Setup of lane 1:
## ram_single_port
module ram_single_port(
    input clk,
    input write_en,
    input reset,
    input [6:0] addr,
    input [7:0] data_in,
    output reg [7:0] data_out    
);
integer i;
reg [7:0] memory [63:0];
reg [7:0] temp;
reg [7:0] op_buff;
always@(posedge clk) 
begin
    if (reset == 1'b1)
    begin
        for (i=0;i<64;i=i+1) 
            memory[i] <= 8'h00;
        temp<=8'h00;
    end
    else
    begin
        if (write_en == 1)
        begin
            temp <= data_in;
            memory[addr[5:0]] <= data_in;
        end
        else
        begin
            temp <= memory[addr[5:0]];
            data_out <= memory[addr[5:0]];
        end
    end  
end
endmodule
Size in the first run: ~520 flip-flops, about 26 I/O pins, about 24000 um^2 of cells after synthesis.
export LEC_CHECK = 0
export CAP_MARGIN = 15
export CORE_MARGIN = 2
export CORE_UTILIZATION = 72
export CTS_CLUSTER_SIZE = 35
export PLACE_DENSITY_LB_ADDON = 0.27
export SETUP_SLACK_MARGIN = 0.61
export SLEW_MARGIN = 20
create_clock -name core_clock -period 2.07 [get_ports {clk}]
run.sh (not shown) runs the stock make flow with config.mk's settings and CLKGATE_MAP_FILE=.
Every stage of lane 1 finished as expected; the final checks, on the other hand, flagged setup timing, which means the layout fails.
Setup changes, lane 1 to lane 2
--- a/flow/config.mk
+++ b/flow/config.mk
@@ -10,4 +10,5 @@
 export CORE_UTILIZATION = 72
+export CTS_CLUSTER_DIAMETER = 27
 export CTS_CLUSTER_SIZE = 35
-export PLACE_DENSITY_LB_ADDON = 0.27
+export PLACE_DENSITY = 0.38
 export SETUP_SLACK_MARGIN = 0.61
==> comparison <==
Lane 2 -> lane 1: count of input and output buffers delta 0, exact match
Against lane 1, lane 2 reports a half-perimeter wire length after detailed placement that is lower.
Clock buffer count from CTS of lane 2 exceeds that of lane 1 by more than 100%.
Higher post-cts repair resize count among lane 1 and lane 2: lane 1
Stage in which a tool error killed lane 2: global routing.
Looking at lane 1 and lane 2, the number of hold buffers added after CTS is a wash.
As far as post-synthesis chip area from yosys goes, lane 1 and lane 2 are indistinguishable; the numbers are identical.
Going from lane 1 to lane 2, post-placement cell area grows by 290 um^2.
#### Input delta (lane 3 over lane 2)
--- a/flow/config.mk
+++ b/flow/config.mk
@@ -7,9 +7,5 @@
 export LEC_CHECK = 0
-export CAP_MARGIN = 15
+export CAP_MARGIN = 20
 export CORE_MARGIN = 2
-export CORE_UTILIZATION = 72
-export CTS_CLUSTER_DIAMETER = 27
-export CTS_CLUSTER_SIZE = 35
-export PLACE_DENSITY = 0.38
-export SETUP_SLACK_MARGIN = 0.61
+export CORE_UTILIZATION = 35
 export SLEW_MARGIN = 20
==> flow/constraint.sdc <==
create_clock -name core_clock -period 3.6 [get_ports {clk}]
set_input_delay 0.7200 -clock core_clock [delete_from_list [all_inputs] [get_ports {clk}]]
set_output_delay 0.7200 -clock core_clock [all_outputs]
set_load 0.01 [all_outputs]
==> comparison <==
Lane 3 finished every stage and its layout cleared the timing, design-rule and antenna checks.
Compared with lane 2, in lane 3 placeable core region picked up an extra about 100%, yosys stat chip area neither gained nor lost much, placed instance count picked up an extra about 13%.
| number of core rows | lane 3 vs lane 2 | about 43% higher |
What lane 4 does differently from lane 3 at the input level:
--- a/flow/config.mk
+++ b/flow/config.mk
@@ -7,5 +7,8 @@
 export LEC_CHECK = 0
+export ABC_AREA = 1
 export CAP_MARGIN = 20
 export CORE_MARGIN = 2
-export CORE_UTILIZATION = 35
+export CORE_UTILIZATION = 68
+export GPL_TIMING_DRIVEN = 1
 export SLEW_MARGIN = 20
+export TNS_END_PERCENT = 45
==> flow/constraint.sdc <==
create_clock -name core_clock -period 2.64 [get_ports {clk}]
set_input_delay 0.5280 -clock core_clock [delete_from_list [all_inputs] [get_ports {clk}]]
set_output_delay 0.5280 -clock core_clock [all_outputs]
set_load 0.01 [all_outputs]
--- outcome ---
Taking lane 3 as the reference, in lane 4 share of the core filled by cells before placement went up 34 points; synthesis-to-layout area growth went down 1.7 points; power consumption went up 32%; area of the core region went down 48%.
Of the two values seen for worst setup path startpoint, reset was produced by lane 4 and addr[2] by lane 3.
Relative to lane 3, the clock-buffer cell count measured on lane 4 has decreased by a few percent.
Headroom to the max-slew limit: lane 4 and lane 3 compared, higher one is lane 4
From lane 3 to lane 4 the numbers moved as follows: wire length went down by 7200 um, first-iteration DRC count went up by about 4.4%.

---

Starting RTL as in the previous note.
make LEC_CHECK=0 ABC_AREA=0 CAP_MARGIN=25 CELL_PAD_IN_SITES_DETAIL_PLACEMENT=1 CELL_PAD_IN_SITES_GLOBAL_PLACEMENT=2 CORE_ASPECT_RATIO=1.66 CORE_MARGIN=2 CORE_UTILIZATION=41 CTS_CLUSTER_DIAMETER=75 GPL_ROUTABILITY_DRIVEN=1 MAX_ROUTING_LAYER=met5 MIN_ROUTING_LAYER=met1 PLACE_DENSITY_LB_ADDON=0.21 SETUP_SLACK_MARGIN=0.77 SLEW_MARGIN=10 finish   # period 6.47 ns
==> next run, changes <==
==> flow/config.mk (replaced) <==
export PLATFORM = sky130hd
export DESIGN_NAME = ram_single_port
export DESIGN_NICKNAME = ram_single_port
export VERILOG_FILES = /design/flow/design.v
export SDC_FILE = /design/flow/constraint.sdc
export NUM_CORES = 4
export LEC_CHECK = 0
export ABC_AREA = 0
export CAP_MARGIN = 25
export CELL_PAD_IN_SITES_GLOBAL_PLACEMENT = 0
export CORE_MARGIN = 2
export CORE_UTILIZATION = 70
export CTS_CLUSTER_DIAMETER = 119
export MAX_ROUTING_LAYER = met4
export MIN_ROUTING_LAYER = met1
export PLACE_DENSITY = 0.62
export SETUP_SLACK_MARGIN = 0.77
export SLEW_MARGIN = 10
==> flow/constraint.sdc (replaced) <==
create_clock -name core_clock -period 3.51 [get_ports {clk}]
set_input_delay 0.7020 -clock core_clock [delete_from_list [all_inputs] [get_ports {clk}]]
set_output_delay 0.7020 -clock core_clock [all_outputs]
set_load 0.01 [all_outputs]
Non-clock buffer count grows by 109. Global-route usage rises by 14 points. Clock skew stays flat. Design area climbs by a few percent. Register-to-register slack loses 2.9 ns. Total power increases by well over a third. Final cell count drops by a little under a tenth. Routed wire length fell by roughly a tenth. Combinational power goes up by well over a third. Worst setup slack loses 1.7 ns. Utilization rises by 34 points.
==> next run, changes <==
==> flow/config.mk (replaced) <==
export PLATFORM = sky130hd
export DESIGN_NAME = ram_single_port
export DESIGN_NICKNAME = ram_single_port
export VERILOG_FILES = /design/flow/design.v
export SDC_FILE = /design/flow/constraint.sdc
export NUM_CORES = 4
export LEC_CHECK = 0
export CAP_MARGIN = 20
export CORE_MARGIN = 2
export CORE_UTILIZATION = 45
export SLEW_MARGIN = 20
==> flow/constraint.sdc (replaced) <==
create_clock -name core_clock -period 5.0 [get_ports {clk}]
set_input_delay 1.0000 -clock core_clock [delete_from_list [all_inputs] [get_ports {clk}]]
set_output_delay 1.0000 -clock core_clock [all_outputs]
set_load 0.01 [all_outputs]
Result:
- worst setup slack gets better by 0.68 ns
- via count goes down by about 6%
- power decreases by 29%
- cell area decreases by 1.6%
- core utilization is lower by 29 points
- sequential power falls by 30%
- register-to-register slack improved by 1.5 ns
- global-route usage shrinks by 14 points
==> next run, changes <==
--- a/flow/config.mk
+++ b/flow/config.mk
@@ -6,6 +6,8 @@
 export NUM_CORES = 4
 export LEC_CHECK = 0
+export ABC_AREA = 1
 export CAP_MARGIN = 20
 export CORE_MARGIN = 2
-export CORE_UTILIZATION = 45
+export CORE_UTILIZATION = 69
+export CTS_CLUSTER_SIZE = 98
 export SLEW_MARGIN = 20
==> flow/constraint.sdc (replaced) <==
create_clock -name core_clock -period 6.68 [get_ports {clk}]
set_input_delay 1.3360 -clock core_clock [delete_from_list [all_inputs] [get_ports {clk}]]
set_output_delay 1.3360 -clock core_clock [all_outputs]
set_load 0.01 [all_outputs]
Effect: Hold slack gets better by 0.030 ns. Final area shrinks by 0.93%. Via count grows by 22%. Worst setup slack gains 0.94 ns. Sequential power drops by 25%. Total power is lower by 25%. Sequential share of layout area came out higher by 0.54 points. Wire length fell by 12%. Clock skew stays flat. Die size came out lower by 33%.
==> next run, changes <==
--- a/flow/config.mk
+++ b/flow/config.mk
@@ -6,8 +6,9 @@
 export NUM_CORES = 4
 export LEC_CHECK = 0
-export ABC_AREA = 1
-export CAP_MARGIN = 20
+export CAP_MARGIN = 15
 export CORE_MARGIN = 2
-export CORE_UTILIZATION = 69
-export CTS_CLUSTER_SIZE = 98
+export CORE_UTILIZATION = 72
+export CTS_CLUSTER_SIZE = 35
+export PLACE_DENSITY = 0.38
+export SETUP_SLACK_MARGIN = 0.6
 export SLEW_MARGIN = 20
==> flow/constraint.sdc (replaced) <==
create_clock -name core_clock -period 2.07 [get_ports {clk}]
set_input_delay 0.4140 -clock core_clock [delete_from_list [all_inputs] [get_ports {clk}]]
set_output_delay 0.4140 -clock core_clock [all_outputs]
set_load 0.01 [all_outputs]
The changed run finished but fails on negative setup slack.
Wire length climbs by 38%.
Design area climbs by 15%.
Die size drops by 5.2%.
Combinational power climbs to 4.4 times its value.
==> next run, changes <==
==> flow/config.mk (replaced) <==
export PLATFORM = sky130hd
export DESIGN_NAME = ram_single_port
export DESIGN_NICKNAME = ram_single_port
export VERILOG_FILES = /design/flow/design.v
export SDC_FILE = /design/flow/constraint.sdc
export NUM_CORES = 4
export LEC_CHECK = 0
export CAP_MARGIN = 20
export CORE_MARGIN = 2
export CORE_UTILIZATION = 70
export PLACE_DENSITY_LB_ADDON = 0.0
export SETUP_SLACK_MARGIN = 0.79
export SLEW_MARGIN = 20
==> flow/constraint.sdc (replaced) <==
create_clock -name core_clock -period 2.71 [get_ports {clk}]
set_input_delay 0.5420 -clock core_clock [delete_from_list [all_inputs] [get_ports {clk}]]
set_output_delay 0.5420 -clock core_clock [all_outputs]
set_load 0.01 [all_outputs]
- With this change the flow finished with timing, DRC and antenna clean
- worst setup slack improves by 0.61 ns
- global-route usage drops by 8.2 points
- total power went down by a quarter to a third
Power is estimated from default activity; no workload was simulated.
